## breakout
module breakout(
    input logic clk,
    input logic right,
    input logic left,
    input logic reset,
    output logic [2:0] red,
    output logic [2:0] green,
    output logic [2:0] blue,
    output logic hsync,
    output logic vsync
    );
clock: 9.49 ns
lec_check: 0
cap_margin: 20
core_aspect_ratio: 0.97
core_margin: 2
core_utilization: 62
cts_cluster_diameter: 298
hold_slack_margin: 0.1
min_routing_layer: met1
setup_slack_margin: 2.0
slew_margin: 20
run.sh (not shown) runs the stock make flow with config.mk's settings and CLKGATE_MAP_FILE=.
Then changed:
==> flow/config.mk (replaced) <==
export PLATFORM = sky130hd
export DESIGN_NAME = breakout
export DESIGN_NICKNAME = breakout
export VERILOG_FILES = /design/flow/design.v
export SDC_FILE = /design/flow/constraint.sdc
export NUM_CORES = 4
export LEC_CHECK = 0
export ABC_AREA = 1
export CAP_MARGIN = 20
export CORE_MARGIN = 2
export CORE_UTILIZATION = 71
export SLEW_MARGIN = 20
==> flow/constraint.sdc (replaced) <==
create_clock -name core_clock -period 6.5 [get_ports {clk}]
set_input_delay 1.3000 -clock core_clock [delete_from_list [all_inputs] [get_ports {clk}]]
set_output_delay 1.3000 -clock core_clock [all_outputs]
set_load 0.01 [all_outputs]
Die area shrinks by 2.6%.
Wire length grows by 26%.
Clock skew stays flat.
Utilization grows by 9.8 points.
Power grows by 48%.
Global-route usage grows by 8.6 points.
Sequential share of layout area shrinks by 2.9 points.
Then changed:
--- a/flow/config.mk
+++ b/flow/config.mk
@@ -10,3 +10,7 @@
 export CORE_MARGIN = 2
 export CORE_UTILIZATION = 71
+export CTS_CLUSTER_DIAMETER = 391
+export CTS_CLUSTER_SIZE = 14
+export PLACE_DENSITY = 0.39
 export SLEW_MARGIN = 20
+export TNS_END_PERCENT = 15
==> flow/constraint.sdc (replaced) <==
create_clock -name core_clock -period 3.76 [get_ports {clk}]
set_input_delay 0.7520 -clock core_clock [delete_from_list [all_inputs] [get_ports {clk}]]
set_output_delay 0.7520 -clock core_clock [all_outputs]
set_load 0.01 [all_outputs]
Result: The changed run completed and failed the layout checks on negative setup slack. Core utilization rose by 7.2 points. Setup slack degrades by 1100 ps. Synthesized area does not change. Count of clock-buffer cells in the layout fell by 2. Worst hold slack is about the same. Routed wire length rose by roughly a tenth. Global-route usage rose by 3.5 points.

* * *

Starting RTL as in the previous note.
Settings: LEC_CHECK=0, ABC_AREA=1, CAP_MARGIN=20, CELL_PAD_IN_SITES_DETAIL_PLACEMENT=2, CORE_MARGIN=2, CORE_UTILIZATION=46, CTS_CLUSTER_DIAMETER=70, MIN_ROUTING_LAYER=met2, PLACE_DENSITY_LB_ADDON=0.07, SLEW_MARGIN=5, TNS_END_PERCENT=35; clock period 8.29 ns.
The starting point failed in detailed placement.
Edit:
Settings changed: CELL_PAD_IN_SITES_DETAIL_PLACEMENT 2 to unset, CORE_UTILIZATION 46 to 65, CTS_CLUSTER_DIAMETER 70 to unset, MIN_ROUTING_LAYER met2 to unset, PLACE_DENSITY_LB_ADDON 0.07 to unset, SLEW_MARGIN 5 to 20, TNS_END_PERCENT 35 to unset.
Clock period 8.29 ns to 4.7 ns, I/O delays scaled along.
Outcome: The new run finished with timing, DRC and antenna clean; die size drops by a quarter to a third; synthesized area does not change; synthesized cell count does not change.
Edit:
Settings changed: CORE_UTILIZATION 65 to 72, PLACE_DENSITY_LB_ADDON set to 0.02.
Clock period 4.7 ns to 3.61 ns, I/O delays scaled along.
Now the flow produced a layout that fails on negative setup slack.
Area after synthesis stays the same.
Routed wire length came out higher by 17%.
Power climbs by 38%.
Core utilization goes up by 16 points.
Final area increases by 9.2%.
Edit:
Settings changed: ABC_AREA 1 to unset, CORE_UTILIZATION 72 to 40, PLACE_DENSITY_LB_ADDON 0.02 to unset.
Clock period 3.61 ns to 6.49 ns, I/O delays scaled along.
After rerunning: This time the run completed with no timing, DRC or antenna violations; wire length drops by 30%; final cell count went down by 26%; register-to-register slack gets better by 2.8 ns; worst hold slack gets better by 0.0098 ns; setup slack is better by 1.1 ns; non-clock buffer count came out lower by 137; core utilization is lower by 44 points.
Edit:
Settings changed: CORE_UTILIZATION 40 to 22.
Clock period 6.49 ns to 12.5 ns, I/O delays scaled along.
Result: Sequential power goes down by well over a third. Via count stays flat. Core utilization came out lower by 19 points.
Edit:
Settings changed: ABC_AREA set to 1, CORE_UTILIZATION 22 to 71, PLACE_DENSITY set to 0.39, TNS_END_PERCENT set to 15.
Clock period 12.5 ns to 3.76 ns, I/O delays scaled along.
After rerunning: The new run finished but fails on negative setup slack. Via count is higher by 45%. Core utilization is higher by 60 points. Wire length is higher by 33%. Critical path depth is higher by 2. Clock power is higher to 3.4 times its value. Power is higher to 3.5 times its value. First-iteration DRC count is higher to 3.1 times its value. Combinational power is higher to 4.4 times its value. Design area is higher by 16%. Die area is lower by 65%. Global-route usage is higher by 31 points.

* * *

== build 41 ==
breakout again, from the RTL that the note above started with.
## breakout
module breakout(
    input logic clk,
    input logic right,
    input logic left,
    input logic reset,
    output logic [2:0] red,
    output logic [2:0] green,
    output logic [2:0] blue,
    output logic hsync,
    output logic vsync
    );
==> flow/config.mk <==
export PLATFORM = sky130hd
export DESIGN_NAME = breakout
export DESIGN_NICKNAME = breakout
export VERILOG_FILES = /design/flow/design.v
export SDC_FILE = /design/flow/constraint.sdc
export NUM_CORES = 4
export LEC_CHECK = 0
export ABC_AREA = 1
export CAP_MARGIN = 20
export CELL_PAD_IN_SITES_DETAIL_PLACEMENT = 1
export CORE_MARGIN = 7
export CORE_UTILIZATION = 47
export CTS_CLUSTER_DIAMETER = 248
export CTS_CLUSTER_SIZE = 98
export HOLD_SLACK_MARGIN = 0.29
export PLACE_DENSITY = 0.4
export SLEW_MARGIN = 20
export TNS_END_PERCENT = 10
==> flow/constraint.sdc <==
create_clock -name core_clock -period 8.0 [get_ports {clk}]
set_input_delay 1.6000 -clock core_clock [delete_from_list [all_inputs] [get_ports {clk}]]
set_output_delay 1.6000 -clock core_clock [all_outputs]
set_load 0.01 [all_outputs]
Build 41 | stages: all done | timing, DRC, antenna: all pass
Changes in build 58 relative to build 41:
Settings: CORE_UTILIZATION: 47 -> 59; CELL_PAD_IN_SITES_DETAIL_PLACEMENT: 1 -> unset; CTS_CLUSTER_SIZE: 98 -> 100.
Of the two values seen for destination of the critical timing path, green[2] was produced by build 58 and green[1] by build 41. Build 58 — multi-input gate share of total cell area 0.66 points higher, build 41 as reference. Compared with build 41, build 58 ends up with a smaller final cell area. Relative to build 41, flop-to-flop setup slack increased by 0.03 ns in build 58. Each of the runs, namely build 58 and build 41, reached the end of the flow and came out clean.
Inputs modified between build 58 and build 28:
Settings: MAX_ROUTING_LAYER now met4, previously not set; TNS_END_PERCENT no longer set, was 10; CTS_CLUSTER_DIAMETER now 291, was 248; HOLD_SLACK_MARGIN now 0.23, was 0.29; GPL_ROUTABILITY_DRIVEN now 0, previously not set; CORE_UTILIZATION now 40, was 59; CTS_CLUSTER_SIZE no longer set, was 100; CELL_PAD_IN_SITES_DETAIL_PLACEMENT now 1, previously not set; PLACE_DENSITY no longer set, was 0.4; CORE_MARGIN now 2, was 7.
### Flow results
Build 28 was carried through to the last stage, and its layout satisfied the timing, design-rule and antenna checks. When build 28 is set beside build 58, its power turns out to be 4.9% larger. Against build 58 as the reference, build 28 delivers a higher design area. Compared to build 58, build 28 has first-pass GRT wire length 8200 um higher. Between build 58 and build 28, fraction of standard cell area that is sequential decreased. Number of core rows (build 28 vs. build 58) increases by more than 10%. Build 28 ends up with a power share of the combinational group that is 0.2 points lower than in build 58.
#### Input delta (build 21 over build 28)
Settings: clearing CELL_PAD_IN_SITES_DETAIL_PLACEMENT, which used to be 1; clearing CTS_CLUSTER_DIAMETER, which used to be 291; clearing ABC_AREA, which used to be 1; clearing MAX_ROUTING_LAYER, which used to be met4; clearing HOLD_SLACK_MARGIN, which used to be 0.23; clearing GPL_ROUTABILITY_DRIVEN, which used to be 0.
Notes after the runs:
Count of endpoints failing hold in the final timing report: build 21 vs build 28 identical. Going from build 28 to build 21, portion of total power attributed to the clock network saw a decrease, maximum clock frequency saw a decrease, synthesized-area fraction occupied by ao, oa, aoi and oai cells saw an increase, relative area of non-clock buffer cells in the final design saw an increase, post-route worst setup slack saw a decrease.
Power is estimated from default activity; no workload was simulated.
